## Buzzer
module Buzzer #(parameter isSim = 1,parameter isAHB = 0) (input wire clk,rst_n,
              output wire[31:0] BDMAC_RDATA,
              output wire       BDMAC_READYOUT,
              output wire[1:0]  BDMAC_RESP,
              input wire        BDMAC_SEL,
			  input wire        BDMAC_READY,
              input wire[31:0]  BDMAC_ADDR,
              input wire[1:0]   BDMAC_TRANS,
              input wire        BDMAC_WRITE,
              input wire[31:0]  BDMAC_WDATA,
              output wire[31:0] SBDMA_HADDR,
              output wire[1:0]  SBDMA_HTRANS,
              output wire       SBDMA_HWRITE,
              input wire[31:0]  SBDMA_HRDATA,
              input wire        SBDMA_HREADY,
              output wire[31:0] BBDMA_HADDR,
              output wire[1:0]  BBDMA_HTRANS,
              output wire       BBDMA_HWRITE,
              input wire[31:0]  BBDMA_HRDATA,
              input wire        BBDMA_HREADY,
              output wire PWM);
	wire[31:0] BRstAddr,SRstAddr;
	wire[1:0] SPri;
	wire isCyl,BisPlaying,Bstop,SisPlaying;
	wire ref_BGM,ref_Sound;
	APB_BDMAC APB_BDMAC(
		.clk              (clk),
		.rst_n            (rst_n),
		.PWRITE           (BDMAC_WRITE),
		.PSEL             (BDMAC_SEL),
		.Bref             (ref_BGM),
		.Sref             (ref_Sound),
		.PENABLE          (BDMAC_TRANS[0]),
		.PWRDATA          (BDMAC_WDATA),
		.PADDR            (BDMAC_ADDR),
		.PRDDATA          (BDMAC_RDATA),
		.BRstAddr         (BRstAddr),
		.SRstAddr         (SRstAddr),
		.SPri             (SPri),
		.isCyl            (isCyl),
		.BisPlaying       (BisPlaying),
		.Bstop            (Bstop),
		.SisPlaying       (SisPlaying)
	);
	assign BDMAC_READYOUT = 1'b1;
  ...
clock: 2.88 ns
lec_check: 0
cap_margin: 20
cell_pad_in_sites_detail_placement: 1
core_aspect_ratio: 1.2
core_margin: 2
core_utilization: 61
cts_cluster_diameter: 207
cts_cluster_size: 45
gpl_routability_driven: 1
gpl_timing_driven: 0
hold_slack_margin: -0.01
min_routing_layer: met2
place_density: 0.82
slew_margin: 5
run.sh (not shown) runs the stock make flow with config.mk's settings and CLKGATE_MAP_FILE=.
The starting point died in clock tree synthesis (4_1_cts) on DPL-0033.
Then changed:
Settings changed: CELL_PAD_IN_SITES_DETAIL_PLACEMENT 1 to not set, CORE_ASPECT_RATIO 1.2 to not set, CORE_UTILIZATION 61 to 17, CTS_CLUSTER_DIAMETER 207 to not set, CTS_CLUSTER_SIZE 45 to not set, GPL_ROUTABILITY_DRIVEN 1 to not set, GPL_TIMING_DRIVEN 0 to not set, HOLD_SLACK_MARGIN -0.01 to not set, MIN_ROUTING_LAYER met2 to not set, PLACE_DENSITY 0.82 to not set, SLEW_MARGIN 5 to 20.
Clock period 2.88 ns to 14.4 ns, I/O delays scaled along.
Now the flow completed without violations.
Die size climbs to 3.5 times its value.
Synthesized cell count stays the same.
Area after synthesis stays the same.
Then changed:
Settings changed: CORE_UTILIZATION 17 to 66, CTS_CLUSTER_SIZE set to 42.
Clock period 14.4 ns to 3.3 ns, I/O delays scaled along.
The changed run produced a layout that fails on negative setup slack.
Wire length is higher by about 3%.
Cell count came out lower by about 27%.
Final area decreases by about 1.6%.
Worst setup slack degrades by 8700 ps.
Utilization climbs by 61 points.
Then changed:
Settings changed: CORE_UTILIZATION 66 to 59, CTS_CLUSTER_SIZE 42 to not set.
Clock period 3.3 ns to 4.76 ns, I/O delays scaled along.
The new run finished clean.
Design area decreases by 4.1%.
Worst hold slack gets better by 360 ps.
Routed wire length decreases by 19%.
Count of clock-buffer cells in the layout decreases by 4.
Clock skew decreases by 24 ps.
Synthesized cell count does not change.

========
## run 1
Starting RTL as in the previous note.
clock: 3.46 ns
lec_check: 0
abc_area: 1
cap_margin: 20
cell_pad_in_sites_global_placement: 0
core_margin: 2
core_utilization: 71
cts_cluster_size: 72
gpl_timing_driven: 1
hold_slack_margin: 0.05
max_routing_layer: met4
place_density_lb_addon: 0.06
slew_margin: 15
[inputs] run 2 vs run 1
diff --git a/flow/config.mk b/flow/config.mk
--- a/flow/config.mk
+++ b/flow/config.mk
@@ -11,3 +11,3 @@
 export CORE_MARGIN = 2
-export CORE_UTILIZATION = 71
+export CORE_UTILIZATION = 72
 export CTS_CLUSTER_SIZE = 72
Findings:
The final report for run 2 shows a completed flow and a layout that fails verification, specifically negative setup slack. In run 2 the area added between synthesis and finish turned out 0.18 points higher than in run 1. Comparing run 1 and run 2, the lower proportion of power drawn by flip-flops and latches is on run 2. Run 2: total vias in the final route is 1.4% higher than what run 1 reported. Summary: with run 1 as the reference, net load switching power in run 2 moved up slightly. Compared with run 1, run 2 shows a higher number of buffers other than clock buffers in the final layout. Compared with run 1, in run 2 switching share of total power climbed 0.36 points, routing usage on met2 grew by 4.2 points, met3 routed wirelength decreased 250 um, mux cell area share after synthesis now sits at about the same level, half-perimeter wire length of the detailed placement result shrank by 1.3%. Between run 2 and run 1, the maximum single-stage delay on the critical path figures differ only marginally.
Edits applied to the flow inputs when going from run 2 to run 3:
==> flow/config.mk <==
export PLATFORM = sky130hd
export DESIGN_NAME = Buzzer
export DESIGN_NICKNAME = Buzzer
export VERILOG_FILES = /design/flow/design.v
export SDC_FILE = /design/flow/constraint.sdc
export NUM_CORES = 4
export LEC_CHECK = 0
export CAP_MARGIN = 20
export CORE_MARGIN = 2
export CORE_UTILIZATION = 20
export CTS_CLUSTER_SIZE = 21
export MAX_ROUTING_LAYER = met4
export SLEW_MARGIN = 20
export TNS_END_PERCENT = 40
==> flow/constraint.sdc <==
create_clock -name core_clock -period 10.0 [get_ports {clk}]
set_input_delay 2.0000 -clock core_clock [delete_from_list [all_inputs] [get_ports {clk}]]
set_output_delay 2.0000 -clock core_clock [all_outputs]
set_load 0.01 [all_outputs]
### Flow results
Run 3: done, clean on timing, DRC and antenna. Changes observed in run 3 relative to run 2: average cell area after synthesis went up by about 30%, count of inverters other than clock inverters in the layout fell 358. Summary: with run 2 as the reference, post-synthesis chip area from yosys in run 3 moved down slightly. From run 2 to run 3 the numbers moved as follows: hold slack higher, final wirelength lower, combinational group share of total power higher.
The inputs of run 4 differ from those of run 3 as listed below.
diff --git a/flow/config.mk b/flow/config.mk
--- a/flow/config.mk
+++ b/flow/config.mk
@@ -7,8 +7,16 @@
 export LEC_CHECK = 0
-export CAP_MARGIN = 20
-export CORE_MARGIN = 2
-export CORE_UTILIZATION = 20
+export CAP_MARGIN = 0
+export CELL_PAD_IN_SITES_DETAIL_PLACEMENT = 1
+export CELL_PAD_IN_SITES_GLOBAL_PLACEMENT = 2
+export CORE_MARGIN = 5
+export CORE_UTILIZATION = 64
 export CTS_CLUSTER_SIZE = 21
+export GPL_ROUTABILITY_DRIVEN = 0
+export GPL_TIMING_DRIVEN = 0
+export HOLD_SLACK_MARGIN = 0.13
 export MAX_ROUTING_LAYER = met4
-export SLEW_MARGIN = 20
+export MIN_ROUTING_LAYER = met2
+export PLACE_DENSITY_LB_ADDON = 0.25
+export SETUP_SLACK_MARGIN = 2.54
+export SLEW_MARGIN = 35
 export TNS_END_PERCENT = 40
Results
- Run 3 went all the way through the flow, and no timing, DRC or antenna check failed.
- Run status, run 4: aborted in 3_1_place_gp_skip_io, error FLW-0024
- Run 3 -> run 4: full die area decreased by more than half
- Compare run 4 and run 3 | effective utilization at floorplan lower: run 3
- On yosys-reported design area after synthesis, run 4 and run 3 are neck and neck.
The inputs of run 5 differ from those of run 4 as listed below.
==> flow/config.mk <==
export PLATFORM = sky130hd
export DESIGN_NAME = Buzzer
export DESIGN_NICKNAME = Buzzer
export VERILOG_FILES = /design/flow/design.v
export SDC_FILE = /design/flow/constraint.sdc
export NUM_CORES = 4
export LEC_CHECK = 0
export CAP_MARGIN = 20
export CORE_MARGIN = 2
export CORE_UTILIZATION = 56
export SLEW_MARGIN = 20
==> flow/constraint.sdc <==
create_clock -name core_clock -period 4.42 [get_ports {clk}]
set_input_delay 0.8840 -clock core_clock [delete_from_list [all_inputs] [get_ports {clk}]]
set_output_delay 0.8840 -clock core_clock [all_outputs]
set_load 0.01 [all_outputs]
Notes after the runs:
- The flow did not stop early for run 5: all stages ran, and the layout cleared the timing, design-rule and antenna checks.
- Relative to run 4, chip height increased by 6.5 um in run 5.
- Taking run 4 as the reference, in run 5 mean instance size in the synthesized netlist shows no meaningful change, post-synth tally of flip-flops with integrated enable shows no meaningful change, row count shows an increase of about 8%, core box area shows an increase of 4900 um^2.
- Delta (run 5 minus run 4): width of the die rose by 6.5 um; die area rose by 6.9%; share of the core filled by cells before placement fell by 8.4 points.

========
Buzzer again, from the RTL that the note above started with.
## Buzzer
module Buzzer #(parameter isSim = 1,parameter isAHB = 0) (input wire clk,rst_n,
              output wire[31:0] BDMAC_RDATA,
              output wire       BDMAC_READYOUT,
              output wire[1:0]  BDMAC_RESP,
              input wire        BDMAC_SEL,
			  input wire        BDMAC_READY,
              input wire[31:0]  BDMAC_ADDR,
              input wire[1:0]   BDMAC_TRANS,
              input wire        BDMAC_WRITE,
              input wire[31:0]  BDMAC_WDATA,
              output wire[31:0] SBDMA_HADDR,
              output wire[1:0]  SBDMA_HTRANS,
              output wire       SBDMA_HWRITE,
              input wire[31:0]  SBDMA_HRDATA,
              input wire        SBDMA_HREADY,
              output wire[31:0] BBDMA_HADDR,
              output wire[1:0]  BBDMA_HTRANS,
              output wire       BBDMA_HWRITE,
              input wire[31:0]  BBDMA_HRDATA,
              input wire        BBDMA_HREADY,
              output wire PWM);
clock: 9.69 ns
lec_check: 0
cap_margin: 20
core_margin: 2
core_utilization: 68
cts_cluster_diameter: 52
setup_slack_margin: 1.25
slew_margin: 20
Next try:
- CORE_UTILIZATION: 68 -> 40
- CTS_CLUSTER_DIAMETER: 52 -> unset
- SETUP_SLACK_MARGIN: 1.25 -> unset
- clock period: 9.69 -> 10.0 ns (I/O delays scaled with it)
What happened: Utilization went down by 32 points; power went down by 0.88%; non-clock buffer count went down by 1; setup slack gets better by 0.62 ns; area after synthesis does not change; worst hold slack hardly moves; sequential share of layout area went down by 0.68 points; cell count went up by 10%; critical path depth stays the same; design area went up by 1.9%.

========
== cedar ==
Starting RTL as in the previous note.
export LEC_CHECK = 0
export ABC_AREA = 1
export CAP_MARGIN = 20
export CELL_PAD_IN_SITES_DETAIL_PLACEMENT = 1
export CORE_MARGIN = 3
export CORE_UTILIZATION = 23
export CTS_CLUSTER_DIAMETER = 76
export GPL_ROUTABILITY_DRIVEN = 0
export MAX_ROUTING_LAYER = met5
export PLACE_DENSITY = 0.94
export SETUP_SLACK_MARGIN = 0.39
export SLEW_MARGIN = 20
create_clock -name core_clock -period 4.12 [get_ports {clk}]
In summary, cedar completed successfully, with a layout that passed the timing, design-rule and antenna checks.
## Diff of input files: garnet against cedar
Settings: SETUP_SLACK_MARGIN: 0.39 -> unset; MAX_ROUTING_LAYER: met5 -> unset; HOLD_SLACK_MARGIN: unset -> -0.09; CORE_UTILIZATION: 23 -> 68; CTS_CLUSTER_SIZE: unset -> 35; ABC_AREA: 1 -> unset; GPL_ROUTABILITY_DRIVEN: 0 -> unset; CELL_PAD_IN_SITES_DETAIL_PLACEMENT: 1 -> unset; PLACE_DENSITY: 0.94 -> unset; CORE_MARGIN: 3 -> 2; CTS_CLUSTER_DIAMETER: 76 -> unset; the clock period (ns, I/O delays scaled along): 4.12 -> 2.81.
Results
cedar | status: complete | timing, DRC, antenna: pass. The log for garnet ends in 5_1_grt with error GRT-0232, so the run never completed. Relative to cedar, the share of the yosys chip area belonging to registers of garnet is higher by 0.47 points. Summary of garnet over cedar: number of buffers created by CTS dropped 12%; yosys stat chip area fell 1.1%; detailed placement HPWL saw a decrease; area of the die fell by about 70%; post-placement cell area climbed 2.3%.
The following lists how xenon was set up differently from garnet:
Settings: swapping 68 for 40 in CORE_UTILIZATION; clearing HOLD_SLACK_MARGIN, which used to be -0.09; clearing CTS_CLUSTER_SIZE, which used to be 35; swapping 2.81 for 4.76 in the clock period (ns, I/O delays scaled along).
### Flow results
xenon against garnet; number of buffers added by the clock tree synthesis step is up by more than 10%. Status: CTS sink count parity (xenon, garnet). What garnet reported for post-detailed-placement half-perimeter wirelength has to be multiplied by 0.863 to get the figure for xenon. Per the final summary, xenon finished and its layout is clean on timing, DRC and antenna. Relative to garnet, the final weighted congestion of routability-driven global placement of xenon is lower by 0.074. Between xenon and garnet, it is xenon whose number of cell rows is higher, by 31%.
### xenon -> amber
Settings: CORE_UTILIZATION changed from 40 to 56; the clock period (ns, I/O delays scaled along) changed from 4.76 to 4.61.
## What came out
Per the comparison of amber with xenon, number of standard cells in the layout, taps in and fillers out shrank by 179, cell depth of the worst setup path down 2.
Taking xenon as the reference, in amber wire length reported by the detailed router went down 6.6%; via count went down 144; final routed DRC violation total held; number of clock sinks seen by CTS held; global-route usage went up 6.7 points.
Taking xenon as the reference, in amber overall power after layout went up by 120 uW; final worst setup slack grew by 0.011 ns; worst slew margin relative to its limit increased by 0.19 points relative to the old numbers.
Between xenon and amber, the portion of the layout cell area used by non-clock buffers is higher for amber.
### amber -> maple
Settings: swapping 56 for 66 in CORE_UTILIZATION; putting HOLD_SLACK_MARGIN at -0.09 where nothing was set; putting CTS_CLUSTER_SIZE at 68 where nothing was set; swapping 4.61 for 2.97 in the clock period (ns, I/O delays scaled along).
## What came out
[flow] maple | stages: complete | final checks: fail | reason: negative hold slack, negative setup slack
maple: global-route wire length before repair 28% above amber
Sort amber and maple by arrival time at the worst endpoint, ascending, and maple comes first.
Comparing amber and maple, the lower combinational gate area is on amber.
Higher non-clock buffer count goes to maple over amber.
From amber to maple the numbers moved as follows: number of cells on the critical path up 4; final-layout setup total negative slack went down.
--- input diff maple..fjord ---
Settings: removing CTS_CLUSTER_SIZE (formerly 68); changing CORE_UTILIZATION from 66 to 70; removing HOLD_SLACK_MARGIN (formerly -0.09); setting CTS_CLUSTER_DIAMETER to 52 for the first time; setting TNS_END_PERCENT to 5 for the first time; changing the clock period (ns, I/O delays scaled along) from 2.97 to 9.72.
## What came out
The final layout from fjord, which completed every stage, passed the timing, design-rule and antenna checks at the end of the flow. A master of the slowest instance on the critical path of sky130_fd_sc_hd__nor3b_2 is what fjord shows, while sky130_fd_sc_hd__or3_1 belongs to maple. Comparing fjord and maple, ratio of routed vias to standard cells is higher on maple. fjord vs. maple: finished layout cell area has decreased, worst setup slack has increased.

========
Starting RTL as in the previous note.
## Buzzer
module Buzzer #(parameter isSim = 1,parameter isAHB = 0) (input wire clk,rst_n,
              output wire[31:0] BDMAC_RDATA,
              output wire       BDMAC_READYOUT,
              output wire[1:0]  BDMAC_RESP,
              input wire        BDMAC_SEL,
			  input wire        BDMAC_READY,
              input wire[31:0]  BDMAC_ADDR,
              input wire[1:0]   BDMAC_TRANS,
              input wire        BDMAC_WRITE,
              input wire[31:0]  BDMAC_WDATA,
              output wire[31:0] SBDMA_HADDR,
              output wire[1:0]  SBDMA_HTRANS,
              output wire       SBDMA_HWRITE,
              input wire[31:0]  SBDMA_HRDATA,
              input wire        SBDMA_HREADY,
              output wire[31:0] BBDMA_HADDR,
              output wire[1:0]  BBDMA_HTRANS,
              output wire       BBDMA_HWRITE,
              input wire[31:0]  BBDMA_HRDATA,
              input wire        BBDMA_HREADY,
              output wire PWM);
clock: 2.72 ns
lec_check: 0
abc_area: 0
cap_margin: 20
cell_pad_in_sites_global_placement: 0
core_margin: 2
core_utilization: 69
cts_cluster_size: 36
gpl_timing_driven: 1
hold_slack_margin: 0.05
max_routing_layer: met4
slew_margin: 15
The baseline did not get past global routing (5_1_grt), error GRT-0232.
Rerun with:
- ABC_AREA: 0 -> 1
- CORE_UTILIZATION: 69 -> 72
- CTS_CLUSTER_SIZE: 36 -> 72
- PLACE_DENSITY_LB_ADDON: default -> 0.27
- SLEW_MARGIN: 15 -> 30
- clock period: 2.72 -> 3.0 ns (I/O delays scaled with it)
Outcome: With this change the flow completed, yet does not pass: negative setup slack. Area after synthesis rose slightly. Synthesized cell count climbs by a quarter to a third. Die size came out lower by a few percent.
Rerun with:
- ABC_AREA: 1 -> 0
- CORE_UTILIZATION: 72 -> 71
- PLACE_DENSITY: default -> 0.64
- PLACE_DENSITY_LB_ADDON: 0.27 -> default
- SETUP_SLACK_MARGIN: default -> 1.01
- SLEW_MARGIN: 30 -> 15
- clock period: 3.0 -> 3.46 ns (I/O delays scaled with it)
The changed run died in global routing (5_1_grt) on GRT-0116.
Area after synthesis fell by 1.1%.
Synthesized cell count decreases by 24%.
Die size stays flat.
Rerun with:
- ABC_AREA: 0 -> 1
- CELL_PAD_IN_SITES_DETAIL_PLACEMENT: default -> 1
- CORE_MARGIN: 2 -> 7
- CORE_UTILIZATION: 71 -> 46
- CTS_CLUSTER_SIZE: 72 -> 90
- PLACE_DENSITY: 0.64 -> default
- PLACE_DENSITY_LB_ADDON: default -> 0.0
- SETUP_SLACK_MARGIN: 1.01 -> 1.02
- clock period: 3.46 -> 7.6 ns (I/O delays scaled with it)
Result:
- With this change the flow produced a clean layout
- synthesized area increases by 1.1%
- die area came out higher by 69%
- synthesized cell count is higher by 32%
Power and IR drop assume default switching activity.
